==> trial 17: inputs <==
Design top, start of the top module:
module top(
        clk, reset, up, down, hsync, vsync, rgb, pmod_switch, pause_switch,
         MISO, SW, SS, MOSI, SCLK, LED, an, seg
    );
     input clk;
     input reset;
     input up;
     input down;
     input pmod_switch;
     input pause_switch;
     output hsync;
     output vsync;
     output [11:0] rgb;
     input MISO;					 
     input [2:0] SW;             
     output SS;                     
     output MOSI;                 
     output SCLK;                 
     output [2:0] LED;			 
     output [3:0] an;			 
     output [6:0] seg;             
     wire w_reset, w_up, w_down, w_vid_on, w_p_tick;
     wire [9:0] w_x, w_y;
     reg [11:0] rgb_reg;
     wire [11:0] rgb_next;
     wire SS;						 
     wire MOSI;                     
     wire SCLK;                     
     reg [2:0] LED;                 
     wire [3:0] an;                 
     wire [6:0] seg;             
     wire [7:0] sndData;
     wire sndRec;
     wire [39:0] jstkData;
     wire [9:0] posData;
     wire score;
     wire [3:0] dig0, dig1, dig2, dig3;
     reg d_inc, d_clr;
     PmodJSTK PmodJSTK_Int(
             .CLK(clk),
             .RST(reset),
             .sndRec(sndRec),
             .DIN(sndData),
             .MISO(MISO),
             .SS(SS),
             .SCLK(SCLK),
  ...
clock: 7.53 ns
lec_check: 0
cap_margin: 35
cell_pad_in_sites_detail_placement: 0
core_margin: 6
core_utilization: 65
gpl_routability_driven: 0
gpl_timing_driven: 1
min_routing_layer: met1
place_density: 0.38
slew_margin: 0
run.sh (not shown) runs the stock make flow with config.mk's settings and CLKGATE_MAP_FILE=.
==> build 2 (differences from trial 17) <==
Settings changed: ABC_AREA set to 1, CAP_MARGIN 35 to 20, CELL_PAD_IN_SITES_DETAIL_PLACEMENT 0 to unset, CORE_MARGIN 6 to 2, CORE_UTILIZATION 65 to 72, GPL_ROUTABILITY_DRIVEN 0 to unset, GPL_TIMING_DRIVEN 1 to unset, MIN_ROUTING_LAYER met1 to unset, SLEW_MARGIN 0 to 20.
==> flow/constraint.sdc (replaced) <==
create_clock -name core_clock -period 2.84 [get_ports {clk}]
set_input_delay 0.5680 -clock core_clock [delete_from_list [all_inputs] [get_ports {clk}]]
set_output_delay 0.5680 -clock core_clock [all_outputs]
set_load 0.01 [all_outputs]
==> changes_impl.md <==
### Physical design

- First-pass GRT wire length: roughly 57 mm
- Final setup fails: 16
- Post-route worst setup slack: -0.270 ns
- SO Viols: negative setup slack
- Tmin final: between 3 and 4 ns
- Status: failed layout checks
the above is filed under build 2

==> changes_impl.md <==
### Physical design

- Period utilization: roughly 58%
- First-pass GRT wire length: 51.4 mm
- Synth top cell by count: dfxtp_1
- Post-route cell area: 15300 um2
- Status: complete, no violations
- Tmin final: roughly 4.4 ns
- Final setup fails: 0
the above is filed under trial 17


========
==> 07-26: inputs <==
Starting RTL as in the previous note.
Design top, start of the top module:
module top(
        clk, reset, up, down, hsync, vsync, rgb, pmod_switch, pause_switch,
         MISO, SW, SS, MOSI, SCLK, LED, an, seg
    );
make LEC_CHECK=0 ABC_AREA=0 CAP_MARGIN=20 CELL_PAD_IN_SITES_DETAIL_PLACEMENT=1 CELL_PAD_IN_SITES_GLOBAL_PLACEMENT=0 CORE_MARGIN=9 CORE_UTILIZATION=60 GPL_ROUTABILITY_DRIVEN=0 GPL_TIMING_DRIVEN=0 MIN_ROUTING_LAYER=met2 PLACE_DENSITY_LB_ADDON=0.15 SETUP_SLACK_MARGIN=0.22 SLEW_MARGIN=20 finish   # period 4.15 ns
==> 06-05: changes against 07-26 <==
Settings changed: ABC_AREA 0 to 1, CELL_PAD_IN_SITES_DETAIL_PLACEMENT 1 to not set, CELL_PAD_IN_SITES_GLOBAL_PLACEMENT 0 to not set, CORE_MARGIN 9 to 2, CORE_UTILIZATION 60 to 72, GPL_ROUTABILITY_DRIVEN 0 to not set, GPL_TIMING_DRIVEN 0 to not set, MIN_ROUTING_LAYER met2 to not set, PLACE_DENSITY_LB_ADDON 0.15 to 0.29, SETUP_SLACK_MARGIN 0.22 to not set.
==> flow/constraint.sdc (replaced) <==
create_clock -name core_clock -period 2.84 [get_ports {clk}]
set_input_delay 0.5680 -clock core_clock [delete_from_list [all_inputs] [get_ports {clk}]]
set_output_delay 0.5680 -clock core_clock [all_outputs]
set_load 0.01 [all_outputs]
==> results <==
|  | 07-26 | 06-05 |
|---|---|---|
| Result of the run | did not finish | failed layout checks |
| Last stage reached | global routing (5_1_grt) | - |
| Reasons for failing layout checks | - | negative setup slack |
| Post-CTS setup buffer count | 9 | 5 |
| Setup WS pre-CTS | -0.379 ns | -0.125 ns |
| Die outline width | 171 um | 144 um |
| Cell count after placement | 1965 | 2221 |
| Area fraction in compound gates | 0.157 | 0.150 |
| Number of buffers created by CTS | 28 | 27 |
| Area share of xor/xnor cells in the synthesized design | 0.0696 | 0.0279 |
| Mean instance size in the synthesized netlist | 8.68 um^2 | 7.37 um^2 |
| Number of rows in the core area | 55 | 51 |
| Adder share | 0.110 | 0.109 |
| Chip Area, Yosys | 0.0140 mm^2 | 0.0141 mm^2 |
| Placeable core area | 0.0228 mm^2 | 0.0193 mm^2 |
| Starting density of the core | 0.615 | 0.730 |
| Distinct lib cells used | 91 | 58 |
